## adpll_ctr
module adpll_ctr
   (
    input                     rst,
    input                     clk,
    input                     valid,
    input [5-1:0] address,
    input [26-1:0] wdata,
    input                     wstrb,
    output [1:0]              rdata,
    output reg                ready,
    input                     data_mod,  
    output                    dco_pd,
    output reg [1:0]          dco_osc_gain,
    output [4:0]              dco_c_l_rall,
    output [4:0]              dco_c_l_row,
    output [4:0]              dco_c_l_col,
    output [15:0]             dco_c_m_rall,
    output [15:0]             dco_c_m_row,
    output [15:0]             dco_c_m_col,
    output [15:0]             dco_c_s_rall,
    output [15:0]             dco_c_s_row,
    output [15:0]             dco_c_s_col,
    output                    tdc_pd,
    output                    tdc_pd_inj,
    output reg [2:0]          tdc_ctr_freq,
    input [6:0]               tdc_ripple_count,
    input [15:0]              tdc_phase
    );
For scale: roughly 5700 cells after synthesis, ~480 flip-flops, about 180 I/O pins, roughly 0.046 mm² of cells after synthesis.
clock: 36.6 ns
lec_check: 0
cap_margin: 20
core_margin: 2
core_utilization: 68
cts_cluster_diameter: 269
hold_slack_margin: -0.08
max_routing_layer: met4
place_density: 0.6
setup_slack_margin: 5.0
slew_margin: 20
run.sh (not shown) runs the stock make flow with config.mk's settings and CLKGATE_MAP_FILE=.
The baseline went through all stages and came out clean.
Change:
CORE_UTILIZATION = 65   (was 68)
CTS_CLUSTER_DIAMETER = default   (was 269)
HOLD_SLACK_MARGIN = default   (was -0.08)
PLACE_DENSITY = default   (was 0.6)
SETUP_SLACK_MARGIN = default   (was 5.0)
TNS_END_PERCENT = 5   (was default)
clock period = 32.3 ns   (was 36.6 ns; I/O delays follow)
This time the run finished but failed the layout checks on setup timing.
First-iteration DRC count went down slightly.
Setup slack is worse by 2.4 ns.
Sequential cell count stays the same.
Wire length rises by a few percent.
Non-clock buffer count rose by 695.
Via count grows by a few percent.
Final area came out higher by a little under a tenth.
Change:
CORE_UTILIZATION = 58   (was 65)
MAX_ROUTING_LAYER = default   (was met4)
TNS_END_PERCENT = default   (was 5)
clock period = 21.8 ns   (was 32.3 ns; I/O delays follow)
Result:
- The changed run died in global routing (5_1_grt), error ODB-0269
- area after synthesis stays the same
- die size came out higher by 12%
- synthesized cell count does not change
Change:
ABC_AREA = 1   (was default)
CORE_ASPECT_RATIO = 0.9   (was default)
CTS_CLUSTER_DIAMETER = 323   (was default)
PLACE_DENSITY = 0.6   (was default)
TNS_END_PERCENT = 5   (was default)
This time the run finished with setup timing left.
Die area shrinks by 7.0%.
Synthesized cell count grows by 12%.
Area after synthesis shrinks by 7.1%.
Change:
ABC_AREA = default   (was 1)
CORE_ASPECT_RATIO = default   (was 0.9)
CTS_CLUSTER_DIAMETER = default   (was 323)
PLACE_DENSITY = default   (was 0.6)
TNS_END_PERCENT = default   (was 5)
clock period = 32.3 ns   (was 21.8 ns; I/O delays follow)
The new run finished but fails on setup timing.
Setup slack improves by 5.0 ns.
Final cell count came out lower by 8.7%.
Register-to-register slack improves by 7.8 ns.
Non-clock buffer count came out lower by 109.
Wire length came out higher by about 6%.
Utilization came out lower by 4.8 points.

adpll_ctr again, from the RTL that the note above started with.
==> flow/config.mk <==
export PLATFORM = sky130hd
export DESIGN_NAME = adpll_ctr
export DESIGN_NICKNAME = adpll_ctr
export VERILOG_FILES = /design/flow/design.v
export SDC_FILE = /design/flow/constraint.sdc
export NUM_CORES = 4
export LEC_CHECK = 0
export CAP_MARGIN = 20
export CORE_MARGIN = 2
export CORE_UTILIZATION = 72
export CTS_CLUSTER_DIAMETER = 41
export CTS_CLUSTER_SIZE = 15
export PLACE_DENSITY = 0.38
export SETUP_SLACK_MARGIN = 3.51
export SLEW_MARGIN = 20
==> flow/constraint.sdc <==
create_clock -name core_clock -period 12.1 [get_ports {clk}]
set_input_delay 2.4200 -clock core_clock [delete_from_list [all_inputs] [get_ports {clk}]]
set_output_delay 2.4200 -clock core_clock [all_outputs]
set_load 0.01 [all_outputs]
The starting point never finished: it broke off in detailed placement with DPL-0033.
Rerun with:
CORE_UTILIZATION = 10   (was 72)
CTS_CLUSTER_DIAMETER = not set   (was 41)
CTS_CLUSTER_SIZE = not set   (was 15)
PLACE_DENSITY = 0.6   (was 0.38)
SETUP_SLACK_MARGIN = not set   (was 3.51)
clock period = 58.8 ns   (was 12.1 ns; I/O delays follow)
What happened: Now the flow completed without violations. Die size went up to 7.1 times its value. Synthesized cell count does not change. Synthesized area is unchanged.
Rerun with:
CAP_MARGIN = 5   (was 20)
CORE_UTILIZATION = 71   (was 10)
MAX_ROUTING_LAYER = met4   (was not set)
clock period = 19.7 ns   (was 58.8 ns; I/O delays follow)
What happened:
- The changed run ended with an error in clock tree synthesis on DPL-0038
- area after synthesis does not change
- die area shrinks by 86%
- synthesized cell count stays the same
Rerun with:
CAP_MARGIN = 20   (was 5)
CTS_CLUSTER_DIAMETER = 269   (was not set)
HOLD_SLACK_MARGIN = -0.08   (was not set)
SETUP_SLACK_MARGIN = 3.77   (was not set)
clock period = 36.6 ns   (was 19.7 ns; I/O delays follow)
Result: The new run never finished: it broke off in global routing with GRT-0232. Synthesized cell count does not change. Die size is unchanged. Area after synthesis is unchanged.
Rerun with:
CAP_MARGIN = 5   (was 20)
CTS_CLUSTER_DIAMETER = 297   (was 269)
HOLD_SLACK_MARGIN = not set   (was -0.08)
SETUP_SLACK_MARGIN = not set   (was 3.77)
clock period = 21.8 ns   (was 36.6 ns; I/O delays follow)
=> This time the run died in clock tree synthesis on DPL-0038. Synthesized cell count is unchanged. Area after synthesis does not change. Die size is unchanged.
Rerun with:
CAP_MARGIN = 0   (was 5)
CORE_UTILIZATION = 67   (was 71)
CTS_CLUSTER_DIAMETER = not set   (was 297)
TNS_END_PERCENT = 5   (was not set)
clock period = 31.1 ns   (was 21.8 ns; I/O delays follow)
Now the flow died in global routing with GRT-0232.
Die area is higher by 5.9%.
Area after synthesis stays the same.
Synthesized cell count stays the same.

try-lagoon:
Starting RTL as in the previous note.
Settings: LEC_CHECK=0, ABC_AREA=1, CAP_MARGIN=0, CORE_ASPECT_RATIO=0.5, CORE_MARGIN=2, CORE_UTILIZATION=72, CTS_CLUSTER_DIAMETER=336, CTS_CLUSTER_SIZE=97, HOLD_SLACK_MARGIN=-0.04, PLACE_DENSITY=0.35, SETUP_SLACK_MARGIN=-1.93, SLEW_MARGIN=20, TNS_END_PERCENT=15; clock period 21.8 ns.
try-lagoon did not finish; the tool stopped in 5_1_grt with error GRT-0116.
Relative to try-lagoon, the following input files were edited for try-raven:
==> flow/config.mk <==
export PLATFORM = sky130hd
export DESIGN_NAME = adpll_ctr
export DESIGN_NICKNAME = adpll_ctr
export VERILOG_FILES = /design/flow/design.v
export SDC_FILE = /design/flow/constraint.sdc
export NUM_CORES = 4
export LEC_CHECK = 0
export CAP_MARGIN = 20
export CORE_MARGIN = 2
export CORE_UTILIZATION = 35
export PLACE_DENSITY = 0.6
export SLEW_MARGIN = 20
==> flow/constraint.sdc <==
create_clock -name core_clock -period 39.3 [get_ports {clk}]
set_input_delay 7.8600 -clock core_clock [delete_from_list [all_inputs] [get_ports {clk}]]
set_output_delay 7.8600 -clock core_clock [all_outputs]
set_load 0.01 [all_outputs]
Notes after the runs:
The remaining runs in try-lagoon and try-raven completed every stage, whereas try-lagoon halted early. Stage in which a tool error killed try-lagoon: 5_1_grt. When try-raven is set beside try-lagoon, its post-synthesis share of cell area spent on xor and xnor gates turns out to be 0.67 points larger. CTS buffer count delta for try-raven relative to try-lagoon: 51 higher. Going from try-lagoon to try-raven, placed cell count shrank by a little under 10%. try-lagoon -> try-raven: post-synthesis area per instance increased by more than 10%.
[inputs] try-nickel vs try-raven
diff --git a/flow/config.mk b/flow/config.mk
--- a/flow/config.mk
+++ b/flow/config.mk
@@ -9,3 +9,4 @@
 export CORE_MARGIN = 2
-export CORE_UTILIZATION = 35
+export CORE_UTILIZATION = 65
+export MAX_ROUTING_LAYER = met4
 export PLACE_DENSITY = 0.6
==> flow/constraint.sdc <==
create_clock -name core_clock -period 25.0 [get_ports {clk}]
set_input_delay 5.0000 -clock core_clock [delete_from_list [all_inputs] [get_ports {clk}]]
set_output_delay 5.0000 -clock core_clock [all_outputs]
set_load 0.01 [all_outputs]
## What came out
- try-nickel | ERROR | 5_1_grt
- try-nickel -> try-raven: maximum clock path buffer count delta 0, exact match
- try-nickel -> try-raven: area reported by Yosys stat flat
- Comparing placed instance count for try-raven and try-nickel, the smaller number came from try-raven.
- try-nickel and try-raven ended up with roughly the same adder-cell share of the synthesized area.
- The die extent in y reported for try-nickel is smaller than that of try-raven by 26%.
- try-nickel: area of placed instances is about 16% higher than what try-raven reported.
- Changes observed in try-nickel relative to try-raven: total clock buffers created by CTS shows a reduction of 4; setup slack at placement moved down.
- In try-nickel, total die size is lower than in try-raven.
Input changes introduced in try-zinc (baseline for comparison: try-nickel):
diff --git a/flow/config.mk b/flow/config.mk
--- a/flow/config.mk
+++ b/flow/config.mk
@@ -9,5 +9,6 @@
 export CORE_MARGIN = 2
-export CORE_UTILIZATION = 65
+export CORE_UTILIZATION = 68
 export MAX_ROUTING_LAYER = met4
 export PLACE_DENSITY = 0.6
+export SETUP_SLACK_MARGIN = 5.0
 export SLEW_MARGIN = 20
==> flow/constraint.sdc <==
create_clock -name core_clock -period 40.0 [get_ports {clk}]
set_input_delay 8.0000 -clock core_clock [delete_from_list [all_inputs] [get_ports {clk}]]
set_output_delay 8.0000 -clock core_clock [all_outputs]
set_load 0.01 [all_outputs]
Every stage of the flow completed for try-zinc, and the final layout passed the timing, DRC and antenna checks.
Against try-nickel, worst slack after detailed placement in try-zinc came out better.
try-nickel → try-zinc: post-cts sizing count up 214, height of the die went down, CTS sink count was more or less identical.
Changes in try-amber relative to try-zinc:
diff --git a/flow/config.mk b/flow/config.mk
--- a/flow/config.mk
+++ b/flow/config.mk
@@ -8,6 +8,9 @@
 export CAP_MARGIN = 20
-export CORE_MARGIN = 2
-export CORE_UTILIZATION = 68
-export MAX_ROUTING_LAYER = met4
-export PLACE_DENSITY = 0.6
+export CELL_PAD_IN_SITES_DETAIL_PLACEMENT = 1
+export CORE_MARGIN = 10
+export CORE_UTILIZATION = 40
+export CTS_CLUSTER_SIZE = 88
+export HOLD_SLACK_MARGIN = 0.04
+export MIN_ROUTING_LAYER = met1
+export PLACE_DENSITY = 0.43
 export SETUP_SLACK_MARGIN = 5.0
### Flow results
- Reported for try-zinc and try-amber, arithmetic-cell share of the synthesized area counting full adders, half adders and majority gates turned out identical to the last digit.
- Via count: try-amber vs try-zinc down about 8%
- Looking at normalized max-slew margin across try-zinc and try-amber, the one that comes out higher is try-amber.
- Final wirelength, try-amber vs try-zinc: up by a few percent
- try-zinc -> try-amber: chip area from the yosys synthesis statistics flat
- Row worst setup margin: try-amber higher / try-zinc lower
- Diff try-zinc -> try-amber | non-clock buffer instance count of the final layout | increase of about 13%
